// alu
module alu #(
    parameter INST_W = 4,
    parameter INT_W  = 6,
    parameter FRAC_W = 10,
    parameter DATA_W = INT_W + FRAC_W
)(
    input                      i_clk,
    input                      i_rst_n,
    input                      i_in_valid,
    output                     o_busy,
    input         [INST_W-1:0] i_inst,
    input  signed [DATA_W-1:0] i_data_a,
    input  signed [DATA_W-1:0] i_data_b,
    output                     o_out_valid,
    output        [DATA_W-1:0] o_data
);
localparam IDLE = 3'b000;
localparam INPUT = 3'b001;
localparam COMPUTE = 3'b010;
localparam TEMP = 3'b011; 
localparam OUTPUT = 3'b100;
reg o_busy_in ;
reg out_valid_in;
reg signed [DATA_W-1:0] i_A, i_B, nxt_i_A, nxt_i_B;
reg [INST_W-1:0] inst, nxt_inst;
reg signed [DATA_W-1:0] out1, nxt_out1;
reg [2:0] state, nxt_state;
reg       busy, nxt_busy;
reg       valid, nxt_valid;
reg signed [DATA_W:0] add, sub;
reg signed [2*DATA_W-1 :0] mul, nxt_mul;
reg signed [22:0] mul_part, sat_mul;
reg signed [22:0] round_mul;
  ...
For scale: roughly 5,400 cells after synthesis, roughly 380 flip-flops, roughly 57 I/O pins, ~48,000 um2 of cells after synthesis.
export LEC_CHECK = 0
export CAP_MARGIN = 10
export CORE_MARGIN = 2
export CORE_UTILIZATION = 72
export CTS_CLUSTER_SIZE = 97
export SLEW_MARGIN = 20
export TNS_END_PERCENT = 5
create_clock -name core_clock -period 5.36 [get_ports {i_clk}]
run.sh (not shown) runs the stock make flow with config.mk's settings and CLKGATE_MAP_FILE=.
The starting point never finished: it broke off in 5_1_grt.
Then changed:
CAP_MARGIN = 20   (was 10)
CORE_UTILIZATION = 42   (was 72)
CTS_CLUSTER_SIZE = unset   (was 97)
TNS_END_PERCENT = unset   (was 5)
clock period = 9.5 ns   (was 5.36 ns; I/O delays follow)
- This time the run completed with no timing, DRC or antenna violations
- synthesized cell count does not change
- area after synthesis stays the same
- die area rose by about 70%

---

alu again, from the RTL that the note above started with.
==> flow/design.v (excerpt) <==
module alu #(
    parameter INST_W = 4,
    parameter INT_W  = 6,
    parameter FRAC_W = 10,
    parameter DATA_W = INT_W + FRAC_W
)(
    input                      i_clk,
    input                      i_rst_n,
    input                      i_in_valid,
    output                     o_busy,
    input         [INST_W-1:0] i_inst,
    input  signed [DATA_W-1:0] i_data_a,
    input  signed [DATA_W-1:0] i_data_b,
    output                     o_out_valid,
    output        [DATA_W-1:0] o_data
);
localparam IDLE = 3'b000;
localparam INPUT = 3'b001;
localparam COMPUTE = 3'b010;
localparam TEMP = 3'b011; 
localparam OUTPUT = 3'b100;
reg o_busy_in ;
reg out_valid_in;
reg signed [DATA_W-1:0] i_A, i_B, nxt_i_A, nxt_i_B;
reg [INST_W-1:0] inst, nxt_inst;
reg signed [DATA_W-1:0] out1, nxt_out1;
reg [2:0] state, nxt_state;
reg       busy, nxt_busy;
reg       valid, nxt_valid;
reg signed [DATA_W:0] add, sub;
reg signed [2*DATA_W-1 :0] mul, nxt_mul;
reg signed [22:0] mul_part, sat_mul;
reg signed [22:0] round_mul;
reg signed  [2*DATA_W - 1:0] left, part_left;
reg [DATA_W - 1:0] revermatch; 
reg signed [DATA_W+3:0] data_acc [0:DATA_W-1], nxt_data_acc [0:DATA_W-1];
reg signed [20:0] temp_data_acc;
wire [3:0] index ;
reg flag ;
reg signed [15:0] mul_temp;
reg signed [45:0] soft_mul;
  ...
make LEC_CHECK=0 ABC_AREA=1 CAP_MARGIN=20 CORE_MARGIN=2 CORE_UTILIZATION=72 CTS_CLUSTER_DIAMETER=200 CTS_CLUSTER_SIZE=15 PLACE_DENSITY=0.42 SETUP_SLACK_MARGIN=0.67 SLEW_MARGIN=20 finish   # period 2.75 ns
The starting point failed in global routing.
==> next run, changes <==
--- a/flow/config.mk
+++ b/flow/config.mk
@@ -7,3 +7,2 @@
 export LEC_CHECK = 0
-export ABC_AREA = 1
 export CAP_MARGIN = 20
@@ -11,6 +10,4 @@
 export CORE_UTILIZATION = 72
-export CTS_CLUSTER_DIAMETER = 200
 export CTS_CLUSTER_SIZE = 15
-export PLACE_DENSITY = 0.42
-export SETUP_SLACK_MARGIN = 0.67
+export SETUP_SLACK_MARGIN = 0.42
 export SLEW_MARGIN = 20
The new run died in global routing on GRT-0116.
Synthesized area came out lower by 12%.
Synthesized cell count came out lower by 29%.
Die area came out lower by 12%.

---

Setup of build 82:
alu again, from the RTL that the note above started with.
==> flow/design.v (excerpt) <==
module alu #(
    parameter INST_W = 4,
    parameter INT_W  = 6,
    parameter FRAC_W = 10,
    parameter DATA_W = INT_W + FRAC_W
)(
    input                      i_clk,
    input                      i_rst_n,
    input                      i_in_valid,
    output                     o_busy,
    input         [INST_W-1:0] i_inst,
    input  signed [DATA_W-1:0] i_data_a,
    input  signed [DATA_W-1:0] i_data_b,
    output                     o_out_valid,
    output        [DATA_W-1:0] o_data
);
export LEC_CHECK = 0
export ABC_AREA = 1
export CAP_MARGIN = 5
export CORE_MARGIN = 2
export CORE_UTILIZATION = 71
export CTS_CLUSTER_DIAMETER = 236
export SETUP_SLACK_MARGIN = -0.43
export SLEW_MARGIN = 20
create_clock -name core_clock -period 7.72 [get_ports {i_clk}]
STATUS run=build 82 STAGES=ALL_DONE FINAL_CHECKS=FAILED CAUSE=setup timing
diff inputs: build 82 => build 51
- CTS_CLUSTER_DIAMETER removed (was 236)
- ABC_AREA removed (was 1)
- SETUP_SLACK_MARGIN removed (was -0.43)
- CAP_MARGIN changed from 5 to 20
- CORE_UTILIZATION changed from 71 to 40
- the clock period (ns, I/O delays scaled along) changed from 7.72 to 10.0
--- outcome ---
The flow for build 82 finished, though final verification flagged setup timing. Build 51: done, clean on timing, DRC and antenna. Compared with build 82, in build 51 number of buffers outside the clock class in the layout now sits lower; clock latency reported for the late side of the worst-skew pair now smaller. Final critical-path required period, build 82 and build 51: higher on build 51. Going from build 82 to build 51, share of synthesized area occupied by flip-flops and latches grew by 2.3 points, delay of the slowest cell on the worst path grew by 0.20 ns. From build 82 to build 51 the numbers moved as follows: maximum fanout encountered on the critical timing path shows a reduction of 8.

---

alu again, from the RTL that the note above started with.
## alu
module alu #(
    parameter INST_W = 4,
    parameter INT_W  = 6,
    parameter FRAC_W = 10,
    parameter DATA_W = INT_W + FRAC_W
)(
    input                      i_clk,
    input                      i_rst_n,
    input                      i_in_valid,
    output                     o_busy,
    input         [INST_W-1:0] i_inst,
    input  signed [DATA_W-1:0] i_data_a,
    input  signed [DATA_W-1:0] i_data_b,
    output                     o_out_valid,
    output        [DATA_W-1:0] o_data
);
localparam IDLE = 3'b000;
localparam INPUT = 3'b001;
localparam COMPUTE = 3'b010;
localparam TEMP = 3'b011; 
localparam OUTPUT = 3'b100;
reg o_busy_in ;
reg out_valid_in;
reg signed [DATA_W-1:0] i_A, i_B, nxt_i_A, nxt_i_B;
reg [INST_W-1:0] inst, nxt_inst;
reg signed [DATA_W-1:0] out1, nxt_out1;
reg [2:0] state, nxt_state;
reg       busy, nxt_busy;
reg       valid, nxt_valid;
reg signed [DATA_W:0] add, sub;
reg signed [2*DATA_W-1 :0] mul, nxt_mul;
reg signed [22:0] mul_part, sat_mul;
reg signed [22:0] round_mul;
reg signed  [2*DATA_W - 1:0] left, part_left;
reg [DATA_W - 1:0] revermatch; 
reg signed [DATA_W+3:0] data_acc [0:DATA_W-1], nxt_data_acc [0:DATA_W-1];
reg signed [20:0] temp_data_acc;
wire [3:0] index ;
reg flag ;
reg signed [15:0] mul_temp;
reg signed [45:0] soft_mul;
reg signed [15:0] soft_test;
reg signed [15:0] soft_neg; 
reg [15:0] val16;
reg [7:0] val8;
reg [3:0] val4;
reg [4:0] result;
assign o_data = out1;
assign index  = i_A[3:0];  
assign o_busy = o_busy_in;
assign o_out_valid = out_valid_in;
always @(*) begin
    if (state == COMPUTE) begin
        flag = 1'b1;
    end
  ...
==> flow/config.mk <==
export PLATFORM = sky130hd
export DESIGN_NAME = alu
export DESIGN_NICKNAME = alu
export VERILOG_FILES = /design/flow/design.v
export SDC_FILE = /design/flow/constraint.sdc
export NUM_CORES = 4
export LEC_CHECK = 0
export ABC_AREA = 0
export CAP_MARGIN = 40
export CELL_PAD_IN_SITES_DETAIL_PLACEMENT = 2
export CORE_ASPECT_RATIO = 0.71
export CORE_MARGIN = 9
export CORE_UTILIZATION = 55
export CTS_CLUSTER_DIAMETER = 284
export CTS_CLUSTER_SIZE = 36
export GPL_ROUTABILITY_DRIVEN = 0
export GPL_TIMING_DRIVEN = 0
export HOLD_SLACK_MARGIN = 0.29
export MAX_ROUTING_LAYER = met4
export PLACE_DENSITY_LB_ADDON = 0.19
export SETUP_SLACK_MARGIN = 2.48
export SLEW_MARGIN = 20
export TNS_END_PERCENT = 65
==> flow/constraint.sdc <==
create_clock -name core_clock -period 11.3 [get_ports {i_clk}]
set_input_delay 2.2600 -clock core_clock [delete_from_list [all_inputs] [get_ports {i_clk}]]
set_output_delay 2.2600 -clock core_clock [all_outputs]
set_load 0.01 [all_outputs]
The baseline died in detailed placement with DPL-0033.
Edit:
==> flow/config.mk (replaced) <==
export PLATFORM = sky130hd
export DESIGN_NAME = alu
export DESIGN_NICKNAME = alu
export VERILOG_FILES = /design/flow/design.v
export SDC_FILE = /design/flow/constraint.sdc
export NUM_CORES = 4
export LEC_CHECK = 0
export ABC_AREA = 1
export CAP_MARGIN = 5
export CORE_MARGIN = 2
export CORE_UTILIZATION = 71
export CTS_CLUSTER_DIAMETER = 245
export SETUP_SLACK_MARGIN = -0.43
export SLEW_MARGIN = 20
==> flow/constraint.sdc (replaced) <==
create_clock -name core_clock -period 7.72 [get_ports {i_clk}]
set_input_delay 1.5440 -clock core_clock [delete_from_list [all_inputs] [get_ports {i_clk}]]
set_output_delay 1.5440 -clock core_clock [all_outputs]
set_load 0.01 [all_outputs]
This time the run finished but fails on setup timing.
Area after synthesis is higher by 13%.
Die size is lower by 20%.
Synthesized cell count is higher by 41%.
